==> flow/config.mk <==
export PLATFORM = sky130hd
export DESIGN_NAME = my_chip
export DESIGN_NICKNAME = my_chip
export VERILOG_FILES = /design/flow/design.v
export SDC_FILE = /design/flow/constraint.sdc
export NUM_CORES = 4
export LEC_CHECK = 0
export CAP_MARGIN = 5
export CORE_ASPECT_RATIO = 0.94
export CORE_MARGIN = 2
export CORE_UTILIZATION = 72
export CTS_CLUSTER_DIAMETER = 64
export CTS_CLUSTER_SIZE = 81
export HOLD_SLACK_MARGIN = 0.05
export MAX_ROUTING_LAYER = met4
export PLACE_DENSITY = 0.36
export SETUP_SLACK_MARGIN = 1.65
export SLEW_MARGIN = 20
==> flow/constraint.sdc <==
create_clock -name core_clock -period 6.51 [get_ports {clock}]
set_input_delay 1.3020 -clock core_clock [delete_from_list [all_inputs] [get_ports {clock}]]
set_output_delay 1.3020 -clock core_clock [all_outputs]
set_load 0.01 [all_outputs]
==> flow/design.v <==
module ChipInterface #(parameter FRE = 25000000, parameter DEBOUNCE = FRE / 100) (
    input logic clock,
    input logic confirm,
    input logic clear,
    input logic algorithm_select_mode,
    input reset,
    input logic enter0, enter1,
    output logic [5:0] led
  );
  logic confirm_sync, clear_sync, enter0_sync, enter1_sync, algorithm_select_mode_sync;
  logic enter0_valid_press, enter1_valid_press, clear_valid_press, confirm_valid_press, algorithm_select_mode_valid_press;
  logic [11:0] password_current, password_next;
  logic [11:0] password_ref;
  logic [5:0] OTP;
  logic change_current, change_next;
  logic [31:0] cnt_current, cnt_next;
  logic [1:0] wrong_password_time_current, wrong_password_time_next;
  logic algorithm_selet_current, algorithm_selet_next;
  logic [2:0] algorithm_mode_current, algorithm_mode_next;
  password_generator password_generator_inst(
    .clock(clock),
    .reset(reset),  
    .algorithm_select(algorithm_mode_current),
    .OTP(OTP), 
    .password(password_ref));
  FF2_Synchronizer confirm_sync_ (
    .clock(clock),
    .button(confirm),
    .sync_button(confirm_sync)
  );
  FF2_Synchronizer clear_sync_ (
    .clock(clock),
    .button(clear),
    .sync_button(clear_sync)
  );
  FF2_Synchronizer enter0_sync_ (
    .clock(clock),
    .button(enter0),
    .sync_button(enter0_sync)
  );
  FF2_Synchronizer enter1_sync_ (
    .clock(clock),
    .button(enter1),
    .sync_button(enter1_sync)
  );
  FF2_Synchronizer algorithm_select_mode_sync_ (
    .clock(clock),
    .button(algorithm_select_mode),
    .sync_button(algorithm_select_mode_sync)
  );
  button_handler #(.COUNT_MAX(DEBOUNCE)) confirm_valid(.clock(clock), .reset(reset), .btn(confirm_sync), .valid_press(confirm_valid_press));
  button_handler #(.COUNT_MAX(DEBOUNCE)) clear_valid(.clock(clock), .reset(reset), .btn(clear_sync), .valid_press(clear_valid_press));
  button_handler #(.COUNT_MAX(DEBOUNCE)) enter0_valid(.clock(clock), .reset(reset), .btn(enter0_sync), .valid_press(enter0_valid_press));
  button_handler #(.COUNT_MAX(DEBOUNCE)) enter1_valid(.clock(clock), .reset(reset), .btn(enter1_sync), .valid_press(enter1_valid_press));
  button_handler #(.COUNT_MAX(DEBOUNCE)) algorithm_select_mode_valid(.clock(clock), .reset(reset), .btn(algorithm_select_mode_sync), .valid_press(algorithm_select_mode_valid_press));
  OTP_generator inst_OTP_generator(.clock(clock), .reset(reset), .change(change_current), .OTP(OTP));
  typedef enum logic [2:0] {IDLE = 3'b000, 
                            TIMEOUT = 3'b001, 
                            INPUT = 3'b010, 
                            VERIFY = 3'b011, 
                            PASS = 3'b100, 
                            FAIL = 3'b101, 
                            LOCK = 3'b110,
                            ALGO_SELECT = 3'b111} state_t;
  state_t current_state, next_state;
  always_ff @(posedge clock or posedge reset) begin 
    if(reset) begin
      current_state <= IDLE;
      password_current <= 0;
      change_current <= 0;
      wrong_password_time_current <= 0;
      algorithm_selet_current <= 0;
      algorithm_mode_current <= 0;
      cnt_current <= 0;
    end
    else begin
      current_state <= next_state;
      password_current <= password_next;
      change_current <= change_next;
      wrong_password_time_current <= wrong_password_time_next;
      algorithm_selet_current <= algorithm_selet_next;
      algorithm_mode_current <= algorithm_mode_next;
      cnt_current <= cnt_next;
    end
  end
  always_comb begin
    case(current_state)
      IDLE: begin
        wrong_password_time_next = wrong_password_time_current;
        algorithm_mode_next = algorithm_mode_current;
        if(cnt_current == 60 * FRE -1) begin
          next_state = TIMEOUT;
          password_next = 0;
          change_next = 1;
          algorithm_selet_next = 0;
          cnt_next = 0;
        end
        else if(algorithm_select_mode_valid_press) begin
            algorithm_selet_next = 1;
            next_state = INPUT;
            change_next = 0;
            password_next = 0;
            cnt_next = 0;
        end
        else if(enter0_valid_press)begin
           cnt_next = 0;
           next_state = INPUT;
           password_next = {password_current[10:0],1'b0};
           change_next = 0;
           algorithm_selet_next = 0;
        end 
        else if(enter1_valid_press)begin
           cnt_next = 0;
           next_state = INPUT;
           password_next = {password_current[10:0],1'b1};
           change_next = 0;
           algorithm_selet_next = 0;
        end 
        else begin
          cnt_next = cnt_current + 1;
          next_state = IDLE;
          password_next = 0;
          change_next = 0;
          algorithm_selet_next = 0;
        end
      end
      TIMEOUT: begin
        next_state = IDLE;
        wrong_password_time_next = wrong_password_time_current;
        cnt_next = cnt_current + 1;
        password_next = 0;
        change_next = 0;
        algorithm_selet_next = 0;
        algorithm_mode_next = algorithm_mode_current;
      end
      INPUT:begin
        wrong_password_time_next = wrong_password_time_current;
        cnt_next = 0;
        change_next = 0;
        algorithm_selet_next = algorithm_selet_current;
        algorithm_mode_next = algorithm_mode_current;
        if(confirm_valid_press) begin
           next_state = VERIFY;
           password_next = password_current;
        end
        else if(clear_valid_press) begin
           next_state = INPUT;
           password_next = 0;
        end
        else if(enter0_valid_press) begin
           next_state = INPUT;
           password_next = {password_current[10:0],1'b0};
        end 
        else if(enter1_valid_press)begin
           next_state = INPUT;
           password_next = {password_current[10:0],1'b1};
        end
        else begin
          next_state = INPUT;
          password_next = password_current;
        end
      end
      VERIFY: begin
        cnt_next = 0;
        password_next = 0;
        change_next = 0;
        algorithm_selet_next = algorithm_selet_current;
        algorithm_mode_next = algorithm_mode_current;
        if(password_current == password_ref) begin
            next_state = PASS;
            wrong_password_time_next = wrong_password_time_current;
        end
        else begin
            next_state = FAIL;
            wrong_password_time_next = wrong_password_time_current + 1;
        end
      end
      PASS: begin
        wrong_password_time_next = wrong_password_time_current;
        password_next = 0;
        algorithm_selet_next = algorithm_selet_current;
        algorithm_mode_next = algorithm_mode_current;
        if(cnt_current == 6 * FRE) begin
          if(algorithm_selet_current == 1) begin
              next_state = ALGO_SELECT;
              change_next = 0;
          end
          else begin
              next_state = IDLE;
              change_next = 1;
          end
          cnt_next = 0;
        end 
        else begin
          cnt_next = cnt_current + 1;
          next_state = PASS;
          change_next = 0;
        end
      end
      ALGO_SELECT : begin
        password_next = 0;
        cnt_next = 0;
        algorithm_selet_next = 0;
        wrong_password_time_next = wrong_password_time_current;
        if(confirm_valid_press) begin
           next_state = IDLE;
           algorithm_mode_next = algorithm_mode_current;
           change_next = 1;
        end
        else if(clear_valid_press) begin
           next_state = ALGO_SELECT;
           algorithm_mode_next = 0;
           change_next = 0;
        end
        else if(enter0_valid_press) begin
           next_state = ALGO_SELECT;
           algorithm_mode_next = {algorithm_mode_current[1:0],1'b0};
           change_next = 0;
        end 
        else if(enter1_valid_press)begin
           next_state = ALGO_SELECT;
           algorithm_mode_next = {algorithm_mode_current[1:0],1'b1};
           change_next = 0;
        end
        else begin
           next_state = ALGO_SELECT;
           algorithm_mode_next = algorithm_mode_current;
           change_next = 0;
        end
      end
      FAIL: begin
        algorithm_mode_next = algorithm_mode_current;
        wrong_password_time_next = wrong_password_time_current;
        password_next = 0;
        algorithm_selet_next = 0;
        if(cnt_current == 6 * FRE) begin
          change_next = 1;
          cnt_next = 0;
          next_state = LOCK;
        end 
        else begin
          cnt_next = cnt_current + 1;
          next_state = FAIL;
          change_next = 0;
        end
      end
      LOCK: begin
         algorithm_mode_next = algorithm_mode_current;
         cnt_next = cnt_current + 1;
         wrong_password_time_next = wrong_password_time_current;
         password_next = 0;
         algorithm_selet_next = 0;
         if(wrong_password_time_current == 1) begin
            if(cnt_current == 15 * FRE) begin
              next_state = IDLE;
              change_next = 1;
              cnt_next = 0;
            end
            else begin
              next_state = LOCK;
              change_next = 0;
            end
         end
         else if (wrong_password_time_current == 2) begin
            if(cnt_current == 30 * FRE) begin
              next_state = IDLE;
              change_next = 1;
              cnt_next = 0;
            end
            else begin
               next_state = LOCK;
              change_next = 0;
            end 
         end
         else begin
            if(cnt_current == 60 * FRE) begin
                 next_state = IDLE;
                 change_next = 1;
                 cnt_next = 0;
            end
            else begin
              next_state = LOCK;
              change_next = 0;
            end
         end
      end
    endcase
  end
  always_ff @(posedge clock or posedge reset) begin
    if(reset) led <= 6'b0;
    else if(current_state == PASS) led <= 6'b111111;
    else if(current_state == ALGO_SELECT) begin
        led <= {4'b0, algorithm_mode_current};
    end
    else if(current_state == FAIL) begin
    if ((cnt_current >= FRE*1 && cnt_current < FRE*2) || 
        (cnt_current >= FRE*3 && cnt_current < FRE*4) || 
        (cnt_current >= FRE*5 && cnt_current < FRE*6))
        led <= 6'b0; 
    else
        led <= 6'b111111; 
    end
    else if(current_state == LOCK) led <= 6'b101010;
    else led <= OTP;
  end
endmodule
module password_generator(
    input logic clock,
    input logic reset,  
    input logic [2:0] algorithm_select,
    input logic [5:0] OTP,
    output logic [11:0] password
);
  always_ff @(posedge clock or posedge reset) begin
      if(reset) begin
          password <= 0;
      end
      else begin
        case(algorithm_select)
            3'd0: password <= OTP * 2 + 1;                    
            3'd1: password <= (OTP << 2) ^ 12'hA3; 
            3'd2: password <= (OTP * 3) + (OTP >> 1);         
            3'd3: password <= ~(OTP * 5) & 12'hFFF;           
            3'd4: password <= (OTP * OTP) % 4096;             
            3'd5: password <= ((OTP << 3) - OTP) ^ 12'h3C3;   
            3'd6: password <= {OTP[2:0], OTP[5:3]} + 12'h55A; 
            3'd7: password <= (OTP * 9) & 12'hFFF;            
        endcase
      end
  end
endmodule
module OTP_generator(
    input logic clock,
    input logic change,
    input reset,
    output logic [5:0] OTP 
);
    logic [5:0] lfsr;
    always_ff @(posedge clock or posedge reset) begin
        if (reset)
            lfsr <= 6'b101101;  
        else if (change)
            lfsr <= {lfsr[4:0], lfsr[5] ^ lfsr[3]};
    end
    assign OTP = lfsr;
endmodule
module button_handler (
    input  logic clock,        
    input  logic reset,
    input  logic btn,         
    output logic valid_press  
);
    parameter COUNT_MAX = 250_000;
    logic btn_pre;
    logic [$clog2(COUNT_MAX):0] count;
    logic armed;
    always_ff @(posedge clock or posedge reset) begin
        if (reset)
            btn_pre <= 0;
        else
            btn_pre <= btn;
    end
    always_ff @(posedge clock or posedge reset) begin
        if (reset) begin
            count <= 0;
            valid_press <= 0;
            armed <= 1;
        end else begin
            valid_press <= 0;  
            if (btn && btn_pre) begin  
                if (armed) begin
                    if (count < COUNT_MAX - 1) begin
                        count <= count + 1;
                    end else begin
                        valid_press <= 1;  
                        armed <= 0;        
                        count <= 0;
                    end
                end
            end else begin
                count <= 0;
                if (!btn) 
                    armed <= 1; 
            end
        end
    end
endmodule
module FF2_Synchronizer(
  input logic clock,
  input logic button,
  output logic sync_button
);
  logic [1:0] button_dff;
  always_ff @(posedge clock) begin
    button_dff[0] <= button;
    button_dff[1] <= button_dff[0];
  end
  assign sync_button = button_dff[1];
endmodule
`default_nettype none
module my_chip (
    input logic [11:0] io_in,  
    output logic [11:0] io_out,  
    input logic clock,
    input logic reset  
);
    ChipInterface #(.FRE(25000)) chipInterface_inst(
        .clock(clock),
        .confirm(io_in[0]),
        .clear(io_in[1]),
        .algorithm_select_mode(io_in[2]),
        .reset(reset),
        .enter0(io_in[3]), 
        .enter1(io_in[4]),
        .led(io_out[5:0])
    );
    assign io_out[11:6] = 6'b0;
endmodule
==> flow/run.sh <==
#!/bin/bash
# the make line also repeats each setting of config.mk as NAME=value (left out here)
make -C /OpenROAD-flow-scripts/flow DESIGN_CONFIG=/design/flow/config.mk WORK_HOME=/design/flow/orfs CLKGATE_MAP_FILE= finish
==> flow_summary.json, run 1 <==
{
  "min_period_ns": 4.65,
  "final.period_utilization_pct": 71.4,
  "antennaDiodeCount": 0,
  "simple_gate_share_pct": 19.9,
  "clock_power_w": 0.000929,
  "cts.sinks": 153,
  "grt_first_pass_wirelength_um": 34600,
  "seq_area_frac_synth_pct": 39.8,
  "global_route.usage.met3_pct": 6.35,
  "power.combinational.total_w": 0.0000398,
  "numCtsBuffers": 17,
  "port-buffer-count": 12,
  "clock_tree_from_tritoncts": "built",
  "timing_worst_slew_pin_value_ns": 0.902,
  "openroad.warnings": 57,
  "power_report.internal_total_w": 0.00150,
  "ys_async_sr_fraction_pct": 93.5,
  "nets_finish": 1112,
  "critical_path_depth_in_cells": 13,
  "worst_reg2reg_path_length_in_cells": 13,
  "final-hold-violation-count": 0,
  "timing.clock.skew_ns": 0.0156,
  "viasPerCell": 6.32,
  "hold_slack_ns": 0.326,
  "ordered_cell_list_for_the_critical_path": "clkinv_1 > nor2_1 > ha_1 > inv_1 > fa_1 > inv_1 > fa_1 > ha_1 > a21o_1 > a21oi_1 > xnor2_1 > o21ai_0 > or4_1",
  "worstReg2RegStart": "chipInterface_inst.inst_OTP_generator.lfsr[4]$_DFFE_PP0P_",
  "drc": 0,
  "grt_pass1_vias": 7192,
  "ys_dominant_reg_cell": "dfrtp_1",
  "top_usage_layer": "met2",
  "dieArea_um2": 14200,
  "dr.first_iter.drc_count": 713,
  "area.sequential_um2": 3790,
  "ys_sh_mux_pct": 0.643,
  "floorplan.die.width_um": 123,
  "total_switching_power_w": 0.000430,
  "dominant_power_group": "sequential cells",
  "die_height_um": 116,
  "vdd_drop_max_uv": 235,
  "cp.arrival_ns": 4.93,
  "run_status": "timing/DRC/antenna clean",
  "p_sw_share_pct": 22.3,
  "antenna_violating_nets_post_route": 0,
  "share_clk_of_total_power_pct": 48.0,
  "wirelength_um": 20500,
  "gp_routability_congestion": 0.967,
  "netlist_top_cells_area": "dfrtp_1 35%, ha_1 8.0%, o21ai_0 4.9%",
  "met1_track_demand_over_resource_in_global_routing_pct": 43.3,
  "post_cts.resized_instances": 0,
  "synth.top_cells.by_count": "133 x dfrtp_1, 93 x o21ai_0, 92 x nor2_1, 87 x nand2_1, 61 x ha_1",
  "post_synth_fa_ha_maj_area_fraction_pct": 11.4,
  "ys.flops": 153,
  "clk_pin_slew_worst_paths_ns": 0.06,
  "synth.largest_area_cell": "dfrtp_1",
  "maxCapViolCount": 0,
  "synthCells": 1025,
  "family_with_the_most_delay_on_the_worst_path": "adder cells",
  "grt_use_total_pct": 31.8,
  "vias": 7596,
  "netlist_area_before_placement_um2": 9530,
  "post-synth-top-count-cell": "dfrtp_1",
  "rsz0062_at_grt": "false",
  "seq_power_w": 0.000965,
  "clock_path_buffers": 2,
  "ff2ff_setup_slack_ns": 1.86,
  "power.density_nw_per_um2": 189,
  "yosys_area_um2": 9530,
  "compound_area_share_pct": 17.1,
  "timing.critical_path.required_ns": 6.79,
  "core_area_um2": 12900,
  "grt_util_met2_pct": 48.5,
  "setup.worst_path.end_class": "flip-flop",
  "antenna_found_initial": 0,
  "holdPathStages": 0,
  "detailedRoute.firstPassIterationCount": 10,
  "globalRouteOverflowTotal": 0,
  "cp-startpoint": "chipInterface_inst.inst_OTP_generator.lfsr[4]$_DFFE_PP0P_",
  "post-synth-top-area-fraction_pct": 34.9,
  "root_buffer": "clkbuf_16",
  "slowest_stage": "dfrtp_1",
  "setup_violations": 0,
  "routedWlPerCell_um": 17.1,
  "hold_path.class": "flip-flop to flip-flop",
  "comb_power_share_pct": 2.1,
  "slew_violations": 0,
  "max-slew-margin-rel_pct": 39.9,
  "io_pins": 26,
  "xor_area_share_pct": 6.25,
  "cellLeakagePower_nw": 4.74,
  "clk-insertion-delay-late_ns": 0.43,
  "post_layout_util_pct": 79.7,
  "worst-setup-path-type": "flip-flop to flip-flop",
  "synth_area_per_cell_um2": 9.30,
  "crit_path_max_incr_delay_ns": 0.82,
  "clock.fmax_ghz": 0.215,
  "init_core_util_pct": 74.1,
  "pwr-share-seq_pct": 49.9,
  "grt_start_max_net_pins": 61,
  "hpwl_after_detailed_placement_um": 14000,
  "cell_rows": 40,
  "top_logic_kind": "simple AND/OR/NAND/NOR gates",
  "timing.setup.tns_ns": 0,
  "cts_hold_repair.buffers": 0,
  "mi_logic_area_um2": 5300,
  "yosysWarnings": 5,
  "crit_path_max_fanout": 16,
  "cts_setup_buffers": 0,
  "ys_types": 76,
  "fill_cells": 848,
  "areaGrowthSynthToFinish_pct": 7.56,
  "report.power.total_w": 0.00193,
  "clock_tree.htree_level_count": 4,
  "worst_hold_path.endpoint": "chipInterface_inst.confirm_sync_.button_dff[1]$_DFF_P_",
  "crit_buf_inv": 3,
  "cp-start-kind": "flip-flop",
  "number_of_flops_mapped_to_enable_cells_by_yosys": 0,
  "number_of_standard_cells_reported_by_yosys": 1025,
  "hp-start": "chipInterface_inst.confirm_sync_.button_dff[0]$_DFF_P_"
}
-- area by class of cell --
type,instances,share of cell area [%]
repair buffers,17,1.66
clock buffers,22,4.72
well taps,168,2.05
multi-input cells,775,51.7
flip-flops and latches,153,37.0
inverters,57,2.12
clock inverters,10,0.781
-- per-stage QoR --
stage | cell area (µm²) | setup slack [ns] | instances
after floorplan | 9550 | 2.54 | 1030
after global routing | 10300 | 1.69 | 1202
after CTS | 10200 | 1.97 | 1201
final | 10300 | 1.86 | 1202
after detailed placement | 9670 | 1.96 | 1169
after global placement | 9670 | 2.08 | 1169
-- layer usage --
metal	vias up	routed length, µm
li1	3623	-
met1	3645	9270
met2	292	9600
met3	36	1370
met4	0	299
met5	-	0
==> inputs of run 2 (changes only) <==
Settings changed: ABC_AREA set to 0, CAP_MARGIN 5 to 20, CELL_PAD_IN_SITES_DETAIL_PLACEMENT set to 0, CORE_ASPECT_RATIO 0.94 to not set, CORE_UTILIZATION 72 to 48, CTS_CLUSTER_DIAMETER 64 to not set, CTS_CLUSTER_SIZE 81 to not set, GPL_TIMING_DRIVEN set to 0, HOLD_SLACK_MARGIN 0.05 to -0.05, PLACE_DENSITY 0.36 to not set, PLACE_DENSITY_LB_ADDON set to 0.03, SETUP_SLACK_MARGIN 1.65 to -0.13, TNS_END_PERCENT set to 95.
Clock period 6.51 ns to 3.09 ns, I/O delays scaled along.
==> run 2 against run 1 <==
  * Via count grew 0.42%
  * Total power grew 120%
  * First-iteration DRC count shrank 24%
  * Combinational power grew to 2.5 times the previous value
  * Global-route usage shrank 9.1 points
  * Sequential power grew 110%
  * Hold slack gained 0.0012 ns
  * Final cell count grew 13%
  * Largest cell class unchanged
  * Now fails the layout checks on negative setup slack
  * Critical path depth shrank 1
  * Clock skew shrank 0.0042 ns
  * Synthesized cell count is the same
==> flow_summary.json, run 2 <==
{
  "run_status": "failed layout checks",
  "failed_layout_checks": "negative setup slack",
  "comb_power_share_pct": 2.4,
  "top_logic_kind": "simple AND/OR/NAND/NOR gates",
  "clock_power_w": 0.00215,
  "netlist_top_cells_area": "dfrtp_1 35%, ha_1 8.0%, o21ai_0 4.9%",
  "total_placed_instance_area_um2": 10200,
  "openroad.warnings": 58,
  "timing.clock.skew_ns": 0.0114,
  "fill_cells": 1767,
  "crit_path_max_fanout": 3,
  "setup.worst_path.end_class": "flip-flop",
  "post-synth-top-count-cell": "dfrtp_1",
  "number_of_standard_cells_reported_by_yosys": 1025,
  "critical_path.most_common_cell": "fa_1",
  "core_area_um2": 19500,
  "setup_violations": 7,
  "clock_path_buffers": 2,
  "cp.arrival_ns": 4.06,
  "clock.fmax_ghz": 0.266,
  "slew_violations": 0,
  "simple_gate_share_pct": 19.9,
  "timing_worst_slew_pin_value_ns": 0.839,
  "post-synth-top-area-fraction_pct": 34.9,
  "worst_reg2reg_path_length_in_cells": 12,
  "worst-setup-path-type": "flip-flop to flip-flop",
  "drc": 0,
  "ys_types": 76,
  "rsz0062_at_grt": "true",
  "clock_tree.htree_level_count": 4,
  "hpwl_after_detailed_placement_um": 15700,
  "power_report.internal_total_w": 0.00334,
  "areaGrowthSynthToFinish_pct": 15.3,
  "grt_pass1_vias": 7481,
  "family_with_the_most_delay_on_the_worst_path": "adder cells",
  "vdd_drop_max_uv": 393,
  "hp-start": "chipInterface_inst.enter1_sync_.button_dff[0]$_DFF_P_",
  "crit_buf_inv": 3,
  "seq_power_w": 0.00203,
  "clock_tree_from_tritoncts": "built",
  "gp_routability_congestion": 0.925,
  "place_ws_ns": -1.30,
  "init_core_util_pct": 49.0,
  "post_synth_fa_ha_maj_area_fraction_pct": 11.4,
  "mi_logic_area_um2": 5410,
  "cell_rows": 51,
  "antennaDiodeCount": 0,
  "cp-startpoint": "chipInterface_inst.inst_OTP_generator.lfsr[3]$_DFFE_PP1P_",
  "netlist_area_before_placement_um2": 9530,
  "yosys_area_um2": 9530,
  "area.sequential_um2": 3810,
  "final-hold-violation-count": 0,
  "globalRouteOverflowTotal": 0,
  "worst_hold_path.endpoint": "chipInterface_inst.enter1_sync_.button_dff[1]$_DFF_P_",
  "io_pins": 26,
  "clk_pin_slew_worst_paths_ns": 0.06,
  "timing.critical_path.required_ns": 3.39,
  "ordered_cell_list_for_the_critical_path": "ha_4 > inv_2 > fa_1 > fa_1 > inv_1 > fa_1 > ha_4 > a31o_4 > buf_4 > or2_4 > a311oi_2 > o221ai_2",
  "final.period_utilization_pct": 122,
  "nets_finish": 1172,
  "placed_cells": 1312,
  "p_sw_share_pct": 22.1,
  "dieArea_um2": 21000,
  "synthCells": 1025,
  "synth.top_cells.by_count": "133 x dfrtp_1, 93 x o21ai_0, 92 x nor2_1, 87 x nand2_1, 61 x ha_1",
  "cts.sinks": 153,
  "antenna_violating_nets_post_route": 0,
  "dr.first_iter.drc_count": 540,
  "clk-insertion-delay-late_ns": 0.43,
  "cp-start-kind": "flip-flop",
  "layout_setup_ws_ns": -0.675,
  "antenna_found_initial": 0,
  "grt_first_pass_wirelength_um": 37700,
  "dominant_power_group": "clock",
  "ff2ff_setup_slack_ns": -0.67,
  "synth_area_per_cell_um2": 9.30,
  "root_buffer": "clkbuf_16",
  "synth.largest_area_cell": "dfrtp_1",
  "compound_area_share_pct": 17.1,
  "min_period_ns": 3.76,
  "slowest_stage": "dfstp_4",
  "grt_start_max_net_pins": 34,
  "numCtsBuffers": 17,
  "ys_dominant_reg_cell": "dfrtp_1",
  "number_of_flops_mapped_to_enable_cells_by_yosys": 0,
  "max-slew-margin-rel_pct": 43.6,
  "viasPerCell": 5.61,
  "worstReg2RegStart": "chipInterface_inst.inst_OTP_generator.lfsr[3]$_DFFE_PP1P_",
  "post_route_standard_cell_area_excluding_fillers_um2": 11000,
  "power.combinational.total_w": 0.000101,
  "port-buffer-count": 12,
  "ys_async_sr_fraction_pct": 93.5,
  "grt_use_total_pct": 22.7,
  "crit_path_max_incr_delay_ns": 0.64,
  "critical_path_depth_in_cells": 12,
  "xor_area_share_pct": 6.25,
  "power.density_nw_per_um2": 390,
  "vias": 7628,
  "maxCapViolCount": 0,
  "ys.flops": 153,
  "share_clk_of_total_power_pct": 50.2,
  "hold_path.class": "flip-flop to flip-flop",
  "floorplan.die.width_um": 145,
  "total_switching_power_w": 0.000947,
  "instances_no_fill": 1359,
  "pwr-share-seq_pct": 47.4,
  "die_height_um": 145,
  "wirelength_um": 22100,
  "cellLeakagePower_nw": 5.02,
  "detailedRoute.firstPassIterationCount": 7,
  "yosysWarnings": 5,
  "holdPathStages": 0,
  "seq_area_frac_synth_pct": 39.8,
  "routedWlPerCell_um": 16.3,
  "cts_hold_repair.buffers": 0,
  "ys_sh_mux_pct": 0.643
}
-- run 2: cell type report --
| cell class | count | area share (%) |
|---|---|---|
| Multi-Input combinational cell | 775 | 49.2 |
| Sequential cell | 153 | 34.7 |
| Clock buffer | 20 | 4.25 |
| Timing Repair Buffer | 32 | 3.03 |
| Tap cell | 265 | 3.02 |
| Buffer | 45 | 2.34 |
| Inverter | 57 | 2.08 |
| Clock inverter | 12 | 1.39 |
-- run 2: per-stage QoR --
step	util, %	hold slack [ns]	setup TNS [ns]	power (W)
2_1_floorplan	-	0.310	-3.46	0.00213
3_3_place_gp	51.7	0.311	-89.69	0.00216
4_1_cts	56.1	0.327	-4.53	0.00435
5_1_grt	56.4	0.333	-5.34	0.00445
3_5_place_dp	52.2	0.312	-8.04	0.00217
6_report	56.4	0.328	-4.39	0.00428
-- run 2: timing repair --
item	in CTS	in global routing
resized	19	9
buffers inserted	13	2
endpoints found under the setup margin	7	7
pin swaps	12	6
-- run 2: routing by layer --
metal	share of wire (%)	vias to the layer above	wire length, µm	global-route usage [%]
met2	45	166	9850	33.2
met4	2.1	0	470	7.48
met3	4.4	44	966	4.40
met5	0	-	0	-
li1	-	3752	-	-
met1	49	3666	10800	31.7
==> inputs of run 3 (changes only) <==
Settings changed: ABC_AREA 0 to 1, CELL_PAD_IN_SITES_DETAIL_PLACEMENT 0 to not set, CORE_UTILIZATION 48 to 72, CTS_CLUSTER_SIZE set to 40, GPL_TIMING_DRIVEN 0 to not set, HOLD_SLACK_MARGIN -0.05 to not set, MAX_ROUTING_LAYER met4 to not set, PLACE_DENSITY_LB_ADDON 0.03 to 0.19, SETUP_SLACK_MARGIN -0.13 to not set, TNS_END_PERCENT 95 to not set.
Clock period 3.09 ns to 2.53 ns, I/O delays scaled along.
==> run 3 against run 2 <==
  * Still fails the layout checks on negative setup slack
  * Non-clock buffer count rose by 10
  * Hold slack hardly changed
  * Sequential share of layout area down 2.7 points
  * Largest cell class unchanged
  * Register-to-register slack got worse by 0.42 ns
  * Area after synthesis is 7.4% higher
  * First-iteration DRC count went up to 2.5 times the previous value
  * Final cell count grew 19%
  * Setup slack got worse by 0.42 ns
==> flow_summary.json, run 3 <==
{
  "ys.flops": 153,
  "max-slew-margin-rel_pct": 43.4,
  "cell_rows": 43,
  "grt_use_total_pct": 40.4,
  "nets_finish": 1516,
  "io_pins": 26,
  "hp-start": "chipInterface_inst.enter1_sync_.button_dff[0]$_DFF_P_",
  "viasPerCell": 6.28,
  "dr.first_iter.drc_count": 1371,
  "vias": 10200,
  "grt_pass1_vias": 9653,
  "clk-insertion-delay-late_ns": 0.45,
  "ys_types": 54,
  "worst-setup-path-type": "flip-flop to flip-flop",
  "wirelength_um": 30100,
  "crit_buf_inv": 3,
  "compound_area_share_pct": 11.5,
  "hold_path.class": "flip-flop to flip-flop",
  "cts_hold_repair.buffers": 0,
  "cp-start-kind": "flip-flop",
  "cp.arrival_ns": 3.95,
  "seq_area_frac_synth_pct": 37.0,
  "synth_area_per_cell_um2": 7.63,
  "layout_setup_ws_ns": -1.10,
  "synth.largest_area_cell": "dfrtp_1",
  "post-synth-top-area-fraction_pct": 32.5,
  "setup_violations": 9,
  "clock.fmax_ghz": 0.276,
  "die_height_um": 123,
  "worstReg2RegStart": "chipInterface_inst.inst_OTP_generator.lfsr[2]$_DFFE_PP1P_",
  "rsz0062_at_grt": "true",
  "critical_path_depth_in_cells": 17,
  "holdPathStages": 0,
  "clock_tree.htree_level_count": 4,
  "cellLeakagePower_nw": 5.72,
  "dieArea_um2": 15200,
  "root_buffer": "clkbuf_16",
  "final.period_utilization_pct": 143,
  "ff2ff_setup_slack_ns": -1.10,
  "openroad.warnings": 60,
  "run_status": "failed layout checks",
  "simple_gate_share_pct": 27.3,
  "yosys_area_um2": 10200,
  "antenna_violating_nets_post_route": 0,
  "routedWlPerCell_um": 18.6,
  "timing_worst_slew_pin_value_ns": 0.843,
  "number_of_standard_cells_reported_by_yosys": 1342,
  "vdd_drop_max_uv": 695,
  "pwr-share-seq_pct": 47.6,
  "areaGrowthSynthToFinish_pct": 15.9,
  "comb_power_share_pct": 1.9,
  "drc": 0,
  "post-synth-top-count-cell": "nand2_1",
  "crit_path_max_incr_delay_ns": 0.64,
  "grt_first_pass_wirelength_um": 47200,
  "worst_hold_path.endpoint": "chipInterface_inst.enter1_sync_.button_dff[1]$_DFF_P_",
  "post_layout_util_pct": 85.5,
  "clock_tree_from_tritoncts": "built",
  "top_logic_kind": "simple AND/OR/NAND/NOR gates",
  "share_clk_of_total_power_pct": 50.6,
  "power_report.internal_total_w": 0.00390,
  "synthCells": 1342,
  "yosysWarnings": 5,
  "gp_routability_congestion": 1.02,
  "grt_start_max_net_pins": 114,
  "floorplan.die.width_um": 123,
  "power.combinational.total_w": 0.0000972,
  "ys_async_sr_fraction_pct": 93.5,
  "timing.critical_path.required_ns": 2.85,
  "antenna_found_initial": 1,
  "crit_path_max_fanout": 3,
  "cts.sinks": 153,
  "detailedRoute.firstPassIterationCount": 8,
  "seq_power_w": 0.00248,
  "ys_dominant_reg_cell": "dfrtp_1",
  "slew_violations": 0,
  "hpwl_after_detailed_placement_um": 19600,
  "power.density_nw_per_um2": 439,
  "globalRouteOverflowTotal": 0,
  "p_sw_share_pct": 25.2,
  "synth.top_cells.by_count": "269 x nand2_1, 186 x inv_1, 149 x nor2_1, 133 x dfrtp_1, 84 x nand3_1",
  "netlist_area_before_placement_um2": 10200,
  "clock_power_w": 0.00264,
  "init_core_util_pct": 73.8,
  "number_of_flops_mapped_to_enable_cells_by_yosys": 0,
  "ys_sh_mux_pct": 0,
  "clk_pin_slew_worst_paths_ns": 0.07,
  "fill_cells": 792,
  "antennaDiodeCount": 0,
  "maxCapViolCount": 0,
  "clock_path_buffers": 2,
  "worst_reg2reg_path_length_in_cells": 17,
  "xor_area_share_pct": 4.79,
  "ordered_cell_list_for_the_critical_path": "ha_4 > inv_2 > fa_2 > fa_1 > inv_2 > fa_2 > ha_4 > nand2_2 > nand2_1 > nand2_1 > nand2_2 > nand2_4 > buf_6 > nand2_4 > o21ai_2 > nor2_2 > nand3_1",
  "setup.worst_path.end_class": "flip-flop",
  "dominant_power_group": "clock",
  "total_switching_power_w": 0.00131,
  "port-buffer-count": 12,
  "failed_layout_checks": "negative setup slack",
  "timing.clock.skew_ns": 0.0127,
  "place_ws_ns": -1.06,
  "numCtsBuffers": 17,
  "family_with_the_most_delay_on_the_worst_path": "adder cells",
  "slowest_stage": "dfstp_4",
  "post_synth_fa_ha_maj_area_fraction_pct": 10.6,
  "core_area_um2": 13900,
  "cp-startpoint": "chipInterface_inst.inst_OTP_generator.lfsr[2]$_DFFE_PP1P_",
  "min_period_ns": 3.63,
  "final-hold-violation-count": 0,
  "netlist_top_cells_area": "dfrtp_1 33%, nand2_1 9.9%, ha_1 7.5%"
}
==> run 3: per-stage QoR <==
stage / cell area, µm² / hold WS, ns / setup TNS (ns) / power, W / cells
floorplan: 10300 / 0.310 / -6.18 / 0.00259 / 1347
global placement: 11000 / 0.310 / -6.64 / 0.00261 / 1579
detailed placement: 11000 / 0.315 / -7.41 / 0.00262 / 1579
CTS: 11700 / 0.330 / -6.77 / 0.00519 / 1614
global route: 11900 / 0.335 / -8.39 / 0.00530 / 1618
finish: 11900 / 0.327 / -7.65 / 0.00521 / 1618
==> run 3: routing by layer <==
metal	vias to the layer above	GRT usage [%]	routed length, µm
met3	163	11.3	3140
li1	4571	-	-
met1	4734	52.6	11900
met4	0	18.6	1400
met2	685	62.7	13700
met5	-	0	0
==> run 3: timing repair <==
item,4_1_cts,5_1_grt
endpoints found under the setup margin,10,10
resized,26,29
cloned,0,0
setup buffers,3,4
pin swaps,10,17
==> run 3: layout make-up <==
class | count | area, µm² | area share, %
clock inverter | 15 | 176 | 1.49
sequential | 153 | 3790 | 32.0
clock buffer | 17 | 425 | 3.58
multi-input combinational | 971 | 5770 | 48.6
tap | 180 | 225 | 1.90
timing repair buffer | 87 | 738 | 6.22
inverter | 195 | 736 | 6.20
==> inputs of run 4 (changes only) <==
Settings changed: CELL_PAD_IN_SITES_DETAIL_PLACEMENT set to 0, CTS_CLUSTER_SIZE 40 to not set, MAX_ROUTING_LAYER set to met4, PLACE_DENSITY_LB_ADDON 0.19 to 0.03, TNS_END_PERCENT set to 45.
Clock period 2.53 ns to 3.4 ns, I/O delays scaled along.
==> run 4 against run 3 <==
  * Still fails the layout checks on negative setup slack
  * First-iteration DRC count decreased by 18%
  * Area after synthesis unchanged
  * Critical path type unchanged
  * Register-to-register slack improved by 0.85 ns
  * Synthesized cell count unchanged
  * Final cell count decreased by 2.6%
  * Combinational power decreased by 29%
==> flow_summary.json, run 4 <==
{
  "run_status": "failed layout checks",
  "failed_layout_checks": "negative setup slack",
  "io_pins": 26,
  "compound_area_share_pct": 11.5,
  "hold_path.class": "flip-flop to flip-flop",
  "power.density_nw_per_um2": 335,
  "final.period_utilization_pct": 107,
  "critical_path.most_common_cell": "fa_2",
  "floorplan.die.width_um": 123,
  "grt_use_total_pct": 37.3,
  "netlist_top_cells_area": "dfrtp_1 33%, nand2_1 9.9%, ha_1 7.5%",
  "top_logic_kind": "simple AND/OR/NAND/NOR gates",
  "crit_path_max_incr_delay_ns": 0.56,
  "worstReg2RegStart": "chipInterface_inst.inst_OTP_generator.lfsr[2]$_DFFE_PP1P_",
  "antennaDiodeCount": 0,
  "hpwl_after_detailed_placement_um": 18400,
  "xor_area_share_pct": 4.79,
  "worst-setup-path-type": "flip-flop to flip-flop",
  "pwr-share-seq_pct": 48.3,
  "nets_finish": 1474,
  "routedWlPerCell_um": 16.9,
  "dieArea_um2": 15200,
  "synth.top_cells.by_count": "269 x nand2_1, 186 x inv_1, 149 x nor2_1, 133 x dfrtp_1, 84 x nand3_1",
  "slowest_stage": "fa_2",
  "ys_sh_mux_pct": 0,
  "cp-start-kind": "flip-flop",
  "crit_path_max_fanout": 4,
  "cp-startpoint": "chipInterface_inst.inst_OTP_generator.lfsr[2]$_DFFE_PP1P_",
  "power_report.internal_total_w": 0.00289,
  "family_with_the_most_delay_on_the_worst_path": "adder cells",
  "yosysWarnings": 5,
  "cts_hold_repair.buffers": 0,
  "grt_first_pass_wirelength_um": 42800,
  "rsz0062_at_grt": "true",
  "openroad.warnings": 58,
  "crit_buf_inv": 2,
  "p_sw_share_pct": 24.4,
  "timing_worst_slew_pin_value_ns": 0.802,
  "number_of_standard_cells_reported_by_yosys": 1342,
  "setup_violations": 7,
  "timing.setup.tns_ns": -1.36,
  "seq_power_w": 0.00184,
  "timing.critical_path.required_ns": 3.66,
  "numCtsBuffers": 17,
  "ys_async_sr_fraction_pct": 93.5,
  "vias": 9490,
  "ys.flops": 153,
  "grt_pass1_vias": 8950,
  "seq_area_frac_synth_pct": 37.0,
  "max-slew-margin-rel_pct": 46.0,
  "viasPerCell": 6.02,
  "root_buffer": "clkbuf_16",
  "number_of_flops_mapped_to_enable_cells_by_yosys": 0,
  "ordered_cell_list_for_the_critical_path": "ha_2 > inv_2 > fa_2 > fa_2 > inv_2 > fa_2 > ha_4 > nand3_2 > nand2_2 > nand2_1 > o211ai_1 > a21oi_1 > o21ai_1 > nand4_1",
  "core_area_um2": 13900,
  "grt_start_max_net_pins": 80,
  "holdPathStages": 0,
  "init_core_util_pct": 73.8,
  "clock_tree_from_tritoncts": "built",
  "hp-start": "chipInterface_inst.enter0_sync_.button_dff[0]$_DFF_P_",
  "cell_rows": 43,
  "post_route_standard_cell_area_excluding_fillers_um2": 11400,
  "setup.worst_path.end_class": "flip-flop",
  "clock_path_buffers": 2,
  "fill_cells": 905,
  "worst_hold_path.endpoint": "chipInterface_inst.enter0_sync_.button_dff[1]$_DFF_P_",
  "synth.largest_area_cell": "dfrtp_1",
  "report.power.total_w": 0.00382,
  "power.combinational.total_w": 0.0000690,
  "comb_power_share_pct": 1.8,
  "globalRouteOverflowTotal": 0,
  "dominant_power_group": "clock",
  "cts.sinks": 153,
  "wirelength_um": 26600,
  "final-hold-violation-count": 0,
  "total_placed_instance_area_um2": 10600,
  "yosys_area_um2": 10200,
  "clock_power_w": 0.00190,
  "min_period_ns": 3.65,
  "ys_types": 54,
  "synth_area_per_cell_um2": 7.63,
  "antenna_violating_nets_post_route": 0,
  "post-synth-top-count-cell": "nand2_1",
  "cp.arrival_ns": 3.91,
  "simple_gate_share_pct": 27.3,
  "layout_setup_ws_ns": -0.252,
  "areaGrowthSynthToFinish_pct": 11.2,
  "total_switching_power_w": 0.000931,
  "slew_violations": 0,
  "critical_path_depth_in_cells": 14,
  "die_height_um": 123,
  "clk-insertion-delay-late_ns": 0.44,
  "drc": 0,
  "ys_dominant_reg_cell": "dfrtp_1",
  "share_clk_of_total_power_pct": 49.9,
  "dr.first_iter.drc_count": 1121,
  "netlist_area_before_placement_um2": 10200,
  "clock.fmax_ghz": 0.274,
  "antenna_found_initial": 0,
  "vdd_drop_max_uv": 349,
  "port-buffer-count": 12,
  "maxCapViolCount": 0,
  "detailedRoute.firstPassIterationCount": 6,
  "post-synth-top-area-fraction_pct": 32.5,
  "gp_routability_congestion": 1.04,
  "cellLeakagePower_nw": 5.47,
  "post_synth_fa_ha_maj_area_fraction_pct": 10.6,
  "worst_reg2reg_path_length_in_cells": 14,
  "clock_tree.htree_level_count": 4,
  "ff2ff_setup_slack_ns": -0.25,
  "clk_pin_slew_worst_paths_ns": 0.07,
  "synthCells": 1342,
  "timing.clock.skew_ns": 0.0114
}
==> run 4: routing by layer <==
metal | GRT usage, % | share of wire (%)
met5 | - | 0
met4 | 13.4 | 2.6
met3 | 7.75 | 8.2
met2 | 56.7 | 46
met1 | 49.8 | 43
==> run 4: cell type report <==
class	count	area, µm²	share of cell area (%)
tap	180	225	1.98
inverter	195	736	6.46
sequential	153	3790	33.3
clock inverter	15	153	1.34
multi-input combinational	971	5660	49.7
timing repair buffer	45	392	3.44
clock buffer	17	425	3.74
==> run 4: per-stage QoR <==
stage | hold WS, ns | instances | setup slack [ns] | util, %
final | 0.329 | 1576 | -0.252 | 82.0
after global routing | 0.337 | 1576 | -0.353 | 82.0
after CTS | 0.328 | 1572 | -0.0897 | 81.4
after detailed placement | 0.312 | 1536 | -0.165 | 76.7
after global placement | 0.311 | 1536 | -0.112 | 76.7
after floorplan | 0.310 | 1347 | -0.226 | -
==> run 4: timing repair <==
item,CTS,global route
setup buffers,4,4
cloned,0,0
pin swaps,11,13
gates resized,15,18
setup endpoints to repair,7,7
==> inputs of run 5 (changes only) <==
Settings changed: ABC_AREA 1 to 0, CAP_MARGIN 20 to 5, CELL_PAD_IN_SITES_DETAIL_PLACEMENT 0 to not set, CORE_MARGIN 2 to 7, CORE_UTILIZATION 72 to 22, MAX_ROUTING_LAYER met4 to not set, PLACE_DENSITY set to 0.72, PLACE_DENSITY_LB_ADDON 0.03 to not set, SETUP_SLACK_MARGIN set to 0.71, TNS_END_PERCENT 45 to 60.
Clock period 3.4 ns to 3.2 ns, I/O delays scaled along.
==> run 5 against run 4 <==
  * Area after synthesis decreased by 6.9%
  * Non-clock buffer count grew 31
  * Largest power group unchanged
  * Clock power up 5%
  * Global-route usage is 28 points lower
  * Sequential cell count unchanged
  * Still fails the layout checks on negative setup slack
  * Sequential share of layout area shrank 0.99 points
  * Synthesized cell count fell by 24%
  * Sequential power grew 7%
==> flow_summary.json, run 5 <==
{
  "number_of_flops_mapped_to_enable_cells_by_yosys": 0,
  "globalRouteOverflowTotal": 0,
  "instances_no_fill": 1681,
  "final-hold-violation-count": 0,
  "synthCells": 1025,
  "netlist_top_cells_area": "dfrtp_1 35%, ha_1 8.0%, o21ai_0 4.9%",
  "power_report.internal_total_w": 0.00309,
  "clock.fmax_ghz": 0.280,
  "clk_pin_slew_worst_paths_ns": 0.07,
  "seq_power_w": 0.00196,
  "top_logic_kind": "simple AND/OR/NAND/NOR gates",
  "p_sw_share_pct": 23.6,
  "maxCapViolCount": 0,
  "dieArea_um2": 49300,
  "power.density_nw_per_um2": 345,
  "cts.sinks": 153,
  "timing.critical_path.required_ns": 3.50,
  "worstReg2RegStart": "chipInterface_inst.inst_OTP_generator.lfsr[2]$_DFFE_PP1P_",
  "worst_hold_path.endpoint": "chipInterface_inst.enter1_sync_.button_dff[1]$_DFF_P_",
  "synth.top_cells.by_count": "133 x dfrtp_1, 93 x o21ai_0, 92 x nor2_1, 87 x nand2_1, 61 x ha_1",
  "post_synth_fa_ha_maj_area_fraction_pct": 11.4,
  "seq_area_frac_synth_pct": 39.8,
  "crit_buf_inv": 3,
  "ys.flops": 153,
  "routedWlPerCell_um": 14.1,
  "synth.largest_area_cell": "dfrtp_1",
  "slowest_stage": "dfstp_2",
  "cellLeakagePower_nw": 5.11,
  "root_buffer": "clkbuf_16",
  "grt_use_total_pct": 9.50,
  "comb_power_share_pct": 2.1,
  "nets_finish": 1174,
  "setup_violations": 7,
  "viasPerCell": 4.72,
  "run_status": "failed layout checks",
  "cp.arrival_ns": 3.87,
  "antenna_violating_nets_post_route": 0,
  "netlist_area_before_placement_um2": 9530,
  "total_switching_power_w": 0.000954,
  "die_height_um": 222,
  "family_with_the_most_delay_on_the_worst_path": "adder cells",
  "hold_path.class": "flip-flop to flip-flop",
  "failed_layout_checks": "negative setup slack",
  "cts_hold_repair.buffers": 0,
  "setup.worst_path.end_class": "flip-flop",
  "final.period_utilization_pct": 112,
  "ordered_cell_list_for_the_critical_path": "ha_4 > inv_2 > fa_2 > fa_1 > inv_1 > fa_1 > ha_4 > a21o_1 > a21oi_2 > buf_4 > o21bai_1 > a21oi_1 > xor2_1 > o21ai_1",
  "rsz0062_at_grt": "true",
  "post_layout_util_pct": 27.4,
  "post_route_standard_cell_area_excluding_fillers_um2": 11700,
  "xor_area_share_pct": 6.25,
  "core_area_um2": 42900,
  "clk-insertion-delay-late_ns": 0.43,
  "vias": 7933,
  "layout_setup_ws_ns": -0.373,
  "antennaDiodeCount": 0,
  "clock_tree.htree_level_count": 4,
  "yosysWarnings": 5,
  "ys_types": 76,
  "init_core_util_pct": 22.2,
  "crit_path_max_fanout": 3,
  "grt_first_pass_wirelength_um": 39400,
  "critical_path_depth_in_cells": 14,
  "simple_gate_share_pct": 19.9,
  "io_pins": 26,
  "post-synth-top-area-fraction_pct": 34.9,
  "gp_routability_congestion": 0.897,
  "antenna_found_initial": 0,
  "hp-start": "chipInterface_inst.enter1_sync_.button_dff[0]$_DFF_P_",
  "hold_slack_ns": 0.326,
  "timing_worst_slew_pin_value_ns": 0.683,
  "number_of_standard_cells_reported_by_yosys": 1025,
  "cp-startpoint": "chipInterface_inst.inst_OTP_generator.lfsr[2]$_DFFE_PP1P_",
  "cp-start-kind": "flip-flop",
  "post-synth-top-count-cell": "dfrtp_1",
  "openroad.warnings": 58,
  "max-slew-margin-rel_pct": 54.4,
  "clock_path_buffers": 2,
  "clock_tree_from_tritoncts": "built",
  "timing.clock.skew_ns": 0.0170,
  "ys_dominant_reg_cell": "dfrtp_1",
  "grt_start_max_net_pins": 39,
  "holdPathStages": 0,
  "total_placed_instance_area_um2": 10500,
  "clock_power_w": 0.00200,
  "ff2ff_setup_slack_ns": -0.37,
  "cell_rows": 76,
  "worst_reg2reg_path_length_in_cells": 14,
  "power.combinational.total_w": 0.0000856,
  "placed_cells": 1628,
  "worst-setup-path-type": "flip-flop to flip-flop",
  "vdd_drop_max_uv": 355,
  "areaGrowthSynthToFinish_pct": 23.2,
  "port-buffer-count": 12,
  "compound_area_share_pct": 17.1,
  "dominant_power_group": "clock",
  "slew_violations": 0,
  "wirelength_um": 23700,
  "ys_sh_mux_pct": 0.643,
  "yosys_area_um2": 9530,
  "grt_pass1_vias": 7838,
  "dr.first_iter.drc_count": 594,
  "share_clk_of_total_power_pct": 49.4,
  "synth_area_per_cell_um2": 9.30,
  "min_period_ns": 3.57,
  "fill_cells": 4419,
  "crit_path_max_incr_delay_ns": 0.56,
  "report.power.total_w": 0.00405,
  "floorplan.die.width_um": 222,
  "ys_async_sr_fraction_pct": 93.5,
  "numCtsBuffers": 17,
  "drc": 0,
  "hpwl_after_detailed_placement_um": 16000,
  "pwr-share-seq_pct": 48.5,
  "detailedRoute.firstPassIterationCount": 5
}
-- run 5: timing repair --
action	in CTS	in global routing
setup endpoints to repair	60	54
pin swaps	29	25
gates resized	52	37
buffers inserted	14	3
cloned	3	1
-- run 5: through the flow --
stage / setup TNS [ns] / setup WS, ns
floorplan: -4.35 / -0.772
CTS: -2.55 / -0.413
finish: -2.26 / -0.373
global placement: -3.54 / -0.649
detailed placement: -3.65 / -0.659
global route: -3.18 / -0.503
-- run 5: layer usage --
| metal | track usage, % | part of all wire (%) | vias to the layer above |
|---|---|---|---|
| met2 | 15.8 | 48 | 221 |
| met5 | 0 | 0 | - |
| li1 | - | - | 3765 |
| met1 | 12.2 | 44 | 3903 |
| met3 | 1.92 | 5.4 | 44 |
| met4 | 3.29 | 2.3 | 0 |
-- run 5: layout make-up --
cell class / instances / area [µm²] / share of cell area (%)
multi-input combinational: 778 / 5670 / 48.3
sequential: 153 / 3790 / 32.3
timing repair buffer: 76 / 743 / 6.33
tap: 585 / 732 / 6.23
clock buffer: 19 / 443 / 3.77
inverter: 57 / 218 / 1.85
clock inverter: 13 / 141 / 1.20
==> inputs of run 6 (changes only) <==
Settings changed: CAP_MARGIN 5 to 20, CELL_PAD_IN_SITES_DETAIL_PLACEMENT set to 0, CORE_ASPECT_RATIO set to 0.5, CORE_MARGIN 7 to 2, CORE_UTILIZATION 22 to 64, CTS_CLUSTER_DIAMETER set to 228, CTS_CLUSTER_SIZE set to 98, MAX_ROUTING_LAYER set to met4, PLACE_DENSITY 0.72 to not set, SETUP_SLACK_MARGIN 0.71 to -0.13, TNS_END_PERCENT 60 to 45.
Clock period 3.2 ns to 4.73 ns, I/O delays scaled along.
==> run 6 against run 5 <==
  * Now clean on timing, DRC and antenna
  * Global-route usage increased by 20 points
  * Clock power decreased by 29%
  * Die area decreased by 68%
  * First-iteration DRC count decreased by 1.2%
  * Sequential share of layout area increased by 4.3 points
  * Design area decreased by 12%
  * Hold slack improved by 0.0015 ns
  * Critical path type unchanged
  * Count of clock-buffer cells in the layout increased by 1
==> flow_summary.json, run 6 <==
{
  "run_status": "timing/DRC/antenna clean",
  "pwr-share-seq_pct": 47.3,
  "areaGrowthSynthToFinish_pct": 8.74,
  "clk-insertion-delay-late_ns": 0.44,
  "clock_tree_from_tritoncts": "built",
  "netlist_area_before_placement_um2": 9530,
  "grt_use_total_pct": 29.1,
  "cts_hold_repair.buffers": 0,
  "post_layout_util_pct": 71.4,
  "critical_path_depth_in_cells": 11,
  "gp_routability_congestion": 0.944,
  "synth.top_cells.by_count": "133 x dfrtp_1, 93 x o21ai_0, 92 x nor2_1, 87 x nand2_1, 61 x ha_1",
  "setup_violations": 0,
  "worstReg2RegStart": "chipInterface_inst.inst_OTP_generator.lfsr[0]$_DFFE_PP1P_",
  "cp.arrival_ns": 4.47,
  "holdPathStages": 0,
  "vdd_drop_max_uv": 203,
  "number_of_standard_cells_reported_by_yosys": 1025,
  "wirelength_um": 21100,
  "ys_sh_mux_pct": 0.643,
  "top_logic_kind": "simple AND/OR/NAND/NOR gates",
  "dr.first_iter.drc_count": 587,
  "crit_path_max_fanout": 15,
  "globalRouteOverflowTotal": 0,
  "drc": 0,
  "ys_async_sr_fraction_pct": 93.5,
  "timing.setup.tns_ns": 0,
  "post-synth-top-count-cell": "dfrtp_1",
  "synthCells": 1025,
  "critical_path.most_common_cell": "fa_1",
  "timing.critical_path.required_ns": 5.02,
  "xor_area_share_pct": 6.25,
  "rsz0062_at_grt": "false",
  "grt_start_max_net_pins": 97,
  "crit_buf_inv": 1,
  "antenna_violating_nets_post_route": 0,
  "netlist_top_cells_area": "dfrtp_1 35%, ha_1 8.0%, o21ai_0 4.9%",
  "clock.fmax_ghz": 0.239,
  "clock_tree.htree_level_count": 4,
  "hpwl_after_detailed_placement_um": 14700,
  "p_sw_share_pct": 23.2,
  "power_report.internal_total_w": 0.00215,
  "core_area_um2": 14500,
  "max-slew-margin-rel_pct": 40.1,
  "ys.flops": 153,
  "total_switching_power_w": 0.000650,
  "viasPerCell": 6.02,
  "slew_violations": 0,
  "seq_area_frac_synth_pct": 39.8,
  "grt_pass1_vias": 7387,
  "clk_pin_slew_worst_paths_ns": 0.07,
  "synth_area_per_cell_um2": 9.30,
  "clock_path_buffers": 2,
  "min_period_ns": 4.18,
  "post-synth-top-area-fraction_pct": 34.9,
  "numCtsBuffers": 17,
  "power.combinational.total_w": 0.0000543,
  "cellLeakagePower_nw": 4.79,
  "dieArea_um2": 15900,
  "seq_power_w": 0.00133,
  "yosys_area_um2": 9530,
  "timing.clock.skew_ns": 0.0184,
  "timing_worst_slew_pin_value_ns": 0.899,
  "family_with_the_most_delay_on_the_worst_path": "adder cells",
  "worst-setup-path-type": "flip-flop to flip-flop",
  "hp-start": "chipInterface_inst.confirm_sync_.button_dff[0]$_DFF_P_",
  "antennaDiodeCount": 0,
  "cp-start-kind": "flip-flop",
  "compound_area_share_pct": 17.1,
  "crit_path_max_incr_delay_ns": 0.74,
  "floorplan.die.width_um": 177,
  "ys_types": 76,
  "init_core_util_pct": 65.7,
  "nets_finish": 1116,
  "number_of_flops_mapped_to_enable_cells_by_yosys": 0,
  "comb_power_share_pct": 1.9,
  "power.density_nw_per_um2": 271,
  "ordered_cell_list_for_the_critical_path": "nand2_1 > fa_1 > fa_1 > inv_1 > fa_1 > ha_1 > a21o_1 > a21oi_1 > xnor2_1 > o21ai_0 > or4_1",
  "share_clk_of_total_power_pct": 50.8,
  "ff2ff_setup_slack_ns": 0.55,
  "dominant_power_group": "clock",
  "yosysWarnings": 5,
  "antenna_found_initial": 0,
  "vias": 7440,
  "worst_reg2reg_path_length_in_cells": 11,
  "maxCapViolCount": 0,
  "die_height_um": 90.3,
  "clock_power_w": 0.00142,
  "root_buffer": "clkbuf_16",
  "slowest_stage": "dfstp_2",
  "io_pins": 26,
  "ys_dominant_reg_cell": "dfrtp_1",
  "place_ws_ns": 0.576,
  "final.period_utilization_pct": 88.3,
  "setup.worst_path.end_class": "flip-flop",
  "detailedRoute.firstPassIterationCount": 5,
  "cell_rows": 31,
  "post_synth_fa_ha_maj_area_fraction_pct": 11.4,
  "port-buffer-count": 12,
  "openroad.warnings": 57,
  "cts.sinks": 153,
  "fill_cells": 1107,
  "grt_first_pass_wirelength_um": 36200,
  "cts_setup_buffers": 0,
  "post_cts.resized_instances": 0,
  "cp-startpoint": "chipInterface_inst.inst_OTP_generator.lfsr[0]$_DFFE_PP1P_",
  "report.power.total_w": 0.00281,
  "layout_setup_ws_ns": 0.551,
  "hold_path.class": "flip-flop to flip-flop",
  "simple_gate_share_pct": 19.9,
  "worst_hold_path.endpoint": "chipInterface_inst.confirm_sync_.button_dff[1]$_DFF_P_",
  "routedWlPerCell_um": 17.1,
  "final-hold-violation-count": 0,
  "synth.largest_area_cell": "dfrtp_1"
}
-- run 6: area by class of cell --
class / count / area (µm²) / share of cell area [%]
Multi-Input combinational cell: 775 / 5300 / 51.1
Timing Repair Buffer: 21 / 200 / 1.93
Tap cell: 198 / 248 / 2.39
Clock buffer: 20 / 457 / 4.41
Sequential cell: 153 / 3790 / 36.6
Inverter: 57 / 219 / 2.11
Clock inverter: 12 / 151 / 1.46
-- run 6: stage by stage --
stage | cell area [µm²] | std cells | hold WS (ns)
floorplan | 9550 | 1030 | 0.310
global placement | 9760 | 1204 | 0.310
detailed placement | 9760 | 1204 | 0.318
CTS | 10400 | 1236 | 0.332
global route | 10400 | 1236 | 0.339
finish | 10400 | 1236 | 0.328
-- run 6: metal layers --
metal  up-vias  GRT usage [%]  wire length [µm]
li1       3628              -                 -
met3        34           5.01               687
met1      3622           38.4              9910
met5         -              -                 0
met4         0           8.54               431
met2       156           46.6             10100
==> inputs of run 7 (changes only) <==
Settings changed: ABC_AREA 0 to 1, CELL_PAD_IN_SITES_DETAIL_PLACEMENT 0 to not set, CORE_ASPECT_RATIO 0.5 to 1.39, CORE_UTILIZATION 64 to 72, CTS_CLUSTER_DIAMETER 228 to 346, CTS_CLUSTER_SIZE 98 to 96, HOLD_SLACK_MARGIN set to 0.12, MAX_ROUTING_LAYER met4 to not set, SETUP_SLACK_MARGIN -0.13 to not set, TNS_END_PERCENT 45 to 5.
Clock period 4.73 ns to 6.77 ns, I/O delays scaled along.
==> run 7 against run 6 <==
  * Via count grew 23%
  * Global-route usage grew 5.4 points
  * Total power shrank 32%
  * Final cell count grew 25%
  * Setup slack gained 2.1 ns
  * Hold slack lost 0.0017 ns
  * Count of clock-buffer cells in the layout shrank 2
  * Routed wire length grew 21%
  * Register-to-register slack gained 2.1 ns
==> flow_summary.json, run 7 <==
{
  "crit_path_max_fanout": 14,
  "dieArea_um2": 15200,
  "worst-setup-path-type": "flip-flop to flip-flop",
  "total_placed_instance_area_um2": 10500,
  "cp-start-kind": "flip-flop",
  "gp_routability_congestion": 1.01,
  "hold_path.class": "flip-flop to flip-flop",
  "max-slew-margin-rel_pct": 30.8,
  "slowest_stage": "dfrtp_1",
  "synthCells": 1342,
  "root_buffer": "clkbuf_16",
  "detailedRoute.firstPassIterationCount": 5,
  "mi_logic_area_um2": 5570,
  "cts.sinks": 153,
  "timing.critical_path.required_ns": 7.08,
  "xor_area_share_pct": 4.79,
  "crit_path_max_incr_delay_ns": 0.76,
  "vdd_drop_max_uv": 155,
  "ff2ff_setup_slack_ns": 2.68,
  "clock_path_buffers": 2,
  "grt_use_total_pct": 34.6,
  "power.density_nw_per_um2": 172,
  "port-buffer-count": 12,
  "timing_worst_slew_pin_value_ns": 1.03,
  "cellLeakagePower_nw": 5.33,
  "place_ws_ns": 2.73,
  "dominant_power_group": "clock",
  "hpwl_after_detailed_placement_um": 18800,
  "yosys_area_um2": 10200,
  "ys_sh_mux_pct": 0,
  "simple_gate_share_pct": 27.3,
  "number_of_standard_cells_reported_by_yosys": 1342,
  "timing.setup.tns_ns": 0,
  "viasPerCell": 5.91,
  "crit_buf_inv": 2,
  "core_area_um2": 14000,
  "areaGrowthSynthToFinish_pct": 8.02,
  "post-synth-top-count-cell": "nand2_1",
  "worstReg2RegStart": "chipInterface_inst.inst_OTP_generator.lfsr[1]$_DFFE_PP0P_",
  "ys.flops": 153,
  "synth.largest_area_cell": "dfrtp_1",
  "post_cts.resized_instances": 0,
  "worst_hold_path.endpoint": "chipInterface_inst.enter0_sync_.button_dff[1]$_DFF_P_",
  "post_synth_fa_ha_maj_area_fraction_pct": 10.6,
  "final.period_utilization_pct": 60.4,
  "netlist_area_before_placement_um2": 10200,
  "min_period_ns": 4.09,
  "report.power.total_w": 0.00190,
  "ys_types": 54,
  "cp.arrival_ns": 4.40,
  "power.combinational.total_w": 0.0000330,
  "slew_violations": 0,
  "antennaDiodeCount": 0,
  "grt_start_max_net_pins": 89,
  "critical_path_depth_in_cells": 16,
  "numCtsBuffers": 17,
  "clock.fmax_ghz": 0.244,
  "wirelength_um": 25500,
  "power_report.internal_total_w": 0.00145,
  "clock_tree_from_tritoncts": "built",
  "clock_tree.htree_level_count": 4,
  "synth_area_per_cell_um2": 7.63,
  "ordered_cell_list_for_the_critical_path": "ha_1 > inv_1 > fa_1 > fa_1 > inv_1 > fa_1 > ha_1 > nand2_1 > nand2_1 > nand2_1 > nand2_1 > nand2_1 > a31oi_1 > a21oi_1 > o21ai_0 > nand3_1",
  "drc": 0,
  "met1_track_demand_over_resource_in_global_routing_pct": 36.7,
  "family_with_the_most_delay_on_the_worst_path": "adder cells",
  "critical_path.most_common_cell": "nand2_1",
  "cts_hold_repair.buffers": 0,
  "compound_area_share_pct": 11.5,
  "top_usage_layer": "met2",
  "rsz0062_at_grt": "false",
  "fill_cells": 1022,
  "total_switching_power_w": 0.000449,
  "grt_util_met2_pct": 63.0,
  "setup_violations": 0,
  "openroad.warnings": 57,
  "number_of_flops_mapped_to_enable_cells_by_yosys": 0,
  "nets_finish": 1444,
  "antenna_found_initial": 0,
  "vias": 9163,
  "maxCapViolCount": 0,
  "cp-startpoint": "chipInterface_inst.inst_OTP_generator.lfsr[1]$_DFFE_PP0P_",
  "hp-start": "chipInterface_inst.enter0_sync_.button_dff[0]$_DFF_P_",
  "holdPathStages": 0,
  "area.sequential_um2": 3790,
  "clk-insertion-delay-late_ns": 0.43,
  "routedWlPerCell_um": 16.4,
  "init_core_util_pct": 73.3,
  "post-synth-top-area-fraction_pct": 32.5,
  "setup.worst_path.end_class": "flip-flop",
  "seq_area_frac_synth_pct": 37.0,
  "share_clk_of_total_power_pct": 49.5,
  "floorplan.die.width_um": 105,
  "worst_reg2reg_path_length_in_cells": 16,
  "ys_async_sr_fraction_pct": 93.5,
  "run_status": "timing/DRC/antenna clean",
  "post_route_standard_cell_area_excluding_fillers_um2": 11100,
  "cell_rows": 51,
  "yosysWarnings": 5,
  "grt_pass1_vias": 8837,
  "grt_first_pass_wirelength_um": 41400,
  "top_logic_kind": "simple AND/OR/NAND/NOR gates",
  "cts_setup_buffers": 0,
  "final-hold-violation-count": 0,
  "hold_slack_ns": 0.326,
  "comb_power_share_pct": 1.7,
  "p_sw_share_pct": 23.6,
  "dr.first_iter.drc_count": 788,
  "io_pins": 26,
  "clock_power_w": 0.000940,
  "die_height_um": 145,
  "seq_power_w": 0.000926,
  "clk_pin_slew_worst_paths_ns": 0.07,
  "global_route.usage.met3_pct": 5.86,
  "netlist_top_cells_area": "dfrtp_1 33%, nand2_1 9.9%, ha_1 7.5%",
  "layout_setup_ws_ns": 2.68,
  "pwr-share-seq_pct": 48.8,
  "globalRouteOverflowTotal": 0,
  "antenna_violating_nets_post_route": 0,
  "synth.top_cells.by_count": "269 x nand2_1, 186 x inv_1, 149 x nor2_1, 133 x dfrtp_1, 84 x nand3_1",
  "ys_dominant_reg_cell": "dfrtp_1",
  "timing.clock.skew_ns": 0.00789
}
run 7: area by class of cell:
cell class                 instances  area share, %
inverter                         195           6.66
multi-input combinational        971           50.4
clock buffer                      18           3.88
tap                              185           2.09
timing repair buffer              15           1.29
clock inverter                    14           1.41
sequential                       153           34.3
run 7: per-stage QoR:
stage	util [%]	instances
floorplan	-	1347
global placement	75.0	1519
detailed placement	75.0	1519
CTS	79.1	1551
global route	79.1	1551
finish	79.1	1551
run 7: layer usage:
metal  vias up  part of all wire, %
li1       4437                    -
met1      4327                   37
met2       283                   52
met3       116                  4.5
met4         0                  6.7
met5         -                    0
Power and IR drop assume default switching activity.
